==> nickel <==
// pe_tile_new_unq1
module pe_tile_new_unq1 (
clk,
config_addr,
config_data,
out_BUS16_S0_T0,
in_BUS16_S0_T0,
out_BUS16_S0_T1,
in_BUS16_S0_T1,
out_BUS16_S0_T2,
in_BUS16_S0_T2,
out_BUS16_S0_T3,
in_BUS16_S0_T3,
out_BUS16_S0_T4,
in_BUS16_S0_T4,
out_BUS16_S1_T0,
in_BUS16_S1_T0,
out_BUS16_S1_T1,
in_BUS16_S1_T1,
out_BUS16_S1_T2,
in_BUS16_S1_T2,
out_BUS16_S1_T3,
in_BUS16_S1_T3,
out_BUS16_S1_T4,
in_BUS16_S1_T4,
out_BUS16_S2_T0,
in_BUS16_S2_T0,
out_BUS16_S2_T1,
in_BUS16_S2_T1,
out_BUS16_S2_T2,
in_BUS16_S2_T2,
out_BUS16_S2_T3,
in_BUS16_S2_T3,
out_BUS16_S2_T4,
in_BUS16_S2_T4,
out_BUS16_S3_T0,
in_BUS16_S3_T0,
out_BUS16_S3_T1,
in_BUS16_S3_T1,
out_BUS16_S3_T2,
in_BUS16_S3_T2,
out_BUS16_S3_T3,
in_BUS16_S3_T3,
out_BUS16_S3_T4,
in_BUS16_S3_T4,
out_BUS1_S0_T0,
in_BUS1_S0_T0,
out_BUS1_S0_T1,
in_BUS1_S0_T1,
out_BUS1_S0_T2,
in_BUS1_S0_T2,
out_BUS1_S0_T3,
in_BUS1_S0_T3,
out_BUS1_S0_T4,
in_BUS1_S0_T4,
out_BUS1_S1_T0,
in_BUS1_S1_T0,
out_BUS1_S1_T1,
in_BUS1_S1_T1,
out_BUS1_S1_T2,
in_BUS1_S1_T2,
out_BUS1_S1_T3,
in_BUS1_S1_T3,
out_BUS1_S1_T4,
in_BUS1_S1_T4,
out_BUS1_S2_T0,
in_BUS1_S2_T0,
out_BUS1_S2_T1,
in_BUS1_S2_T1,
out_BUS1_S2_T2,
in_BUS1_S2_T2,
out_BUS1_S2_T3,
  ...
Settings: LEC_CHECK=0, ABC_AREA=0, CAP_MARGIN=30, CELL_PAD_IN_SITES_DETAIL_PLACEMENT=0, CELL_PAD_IN_SITES_GLOBAL_PLACEMENT=1, CORE_ASPECT_RATIO=0.52, CORE_MARGIN=9, CORE_UTILIZATION=52, CTS_CLUSTER_SIZE=76, GPL_ROUTABILITY_DRIVEN=1, MAX_ROUTING_LAYER=met5, MIN_ROUTING_LAYER=met1, PLACE_DENSITY_LB_ADDON=0.25, SETUP_SLACK_MARGIN=-0.24, SLEW_MARGIN=20, TNS_END_PERCENT=55; clock period 28.0 ns.
run.sh (not shown) runs the stock make flow with config.mk's settings and CLKGATE_MAP_FILE=.
==> delta (differences from nickel) <==
ABC_AREA = unset   (was 0)
CAP_MARGIN = 20   (was 30)
CELL_PAD_IN_SITES_DETAIL_PLACEMENT = unset   (was 0)
CELL_PAD_IN_SITES_GLOBAL_PLACEMENT = unset   (was 1)
CORE_ASPECT_RATIO = unset   (was 0.52)
CORE_MARGIN = 2   (was 9)
CORE_UTILIZATION = 40   (was 52)
CTS_CLUSTER_SIZE = unset   (was 76)
GPL_ROUTABILITY_DRIVEN = unset   (was 1)
MAX_ROUTING_LAYER = unset   (was met5)
MIN_ROUTING_LAYER = unset   (was met1)
PLACE_DENSITY_LB_ADDON = unset   (was 0.25)
SETUP_SLACK_MARGIN = 0.03   (was -0.24)
TNS_END_PERCENT = unset   (was 55)
==> flow/constraint.sdc (replaced) <==
create_clock -name core_clock -period 19.0 [get_ports {clk}]
set_input_delay 3.8000 -clock core_clock [delete_from_list [all_inputs] [get_ports {clk}]]
set_output_delay 3.8000 -clock core_clock [all_outputs]
set_load 0.01 [all_outputs]
==> tundra (differences from nickel) <==
ABC_AREA = 1   (was 0)
CAP_MARGIN = 20   (was 30)
CELL_PAD_IN_SITES_DETAIL_PLACEMENT = unset   (was 0)
CORE_ASPECT_RATIO = unset   (was 0.52)
CORE_MARGIN = 2   (was 9)
CORE_UTILIZATION = 45   (was 52)
CTS_CLUSTER_DIAMETER = 381   (was unset)
CTS_CLUSTER_SIZE = unset   (was 76)
GPL_ROUTABILITY_DRIVEN = unset   (was 1)
MAX_ROUTING_LAYER = unset   (was met5)
MIN_ROUTING_LAYER = unset   (was met1)
PLACE_DENSITY_LB_ADDON = unset   (was 0.25)
SETUP_SLACK_MARGIN = 2.77   (was -0.24)
TNS_END_PERCENT = unset   (was 55)
==> flow/constraint.sdc (replaced) <==
create_clock -name core_clock -period 10.6 [get_ports {clk}]
set_input_delay 2.1200 -clock core_clock [delete_from_list [all_inputs] [get_ports {clk}]]
set_output_delay 2.1200 -clock core_clock [all_outputs]
set_load 0.01 [all_outputs]
==> comparison table <==
Result of the run: delta timing/DRC/antenna clean; nickel timing/DRC/antenna clean; tundra failed layout checks
Layout check failures: delta -; nickel -; tundra setup timing
GRT Overall Usage: delta 0.440; nickel 0.507; tundra 0.519
Accumulated negative setup slack: delta 0 ps; nickel 0 ps; tundra -437560 ps
Portion of the post-synthesis area used by sequential elements: delta 0.226; nickel 0.226; tundra 0.233
Critical-path cell with the highest stage delay: delta sky130_fd_sc_hd__clkdlybuf4s50_1; nickel sky130_fd_sc_hd__clkdlybuf4s50_1; tundra sky130_fd_sc_hd__fa_1
Routed WL per cell: delta 34.8 um; nickel 36.5 um; tundra 30.0 um
Power Density: delta 75.8 nW/um^2; nickel 49.8 nW/um^2; tundra 159 nW/um^2
Met2 demand-to-capacity share in global routing: delta 0.624; nickel 0.611; tundra 0.727
Initial Utilization: delta 0.402; nickel 0.527; tundra 0.454
Die Height: delta 361 um; nickel 244 um; tundra 336 um
Count of filler cells inserted in the layout: delta 12309; nickel 8410; tundra 9308
Ao+oa area frac: delta 0.217; nickel 0.217; tundra 0.177
Maximum number of pins on one net before global-route repair: delta 113; nickel 83; tundra 65
Slew Limit Headroom: delta 0.133; nickel 0.140; tundra 0.176
Crit Reg-Reg Endpoint: delta sb_wide.out_2_0_id1[13]; nickel sb_wide.out_3_4_id1[13]; tundra sb_wide.out_1_0_id1[12]
DRC marker count from the first detailed-route iteration: delta 8879; nickel 12772; tundra 10772
Number of tapcells: delta 1662; nickel 1302; tundra 1414
Power is estimated from default activity; no workload was simulated.
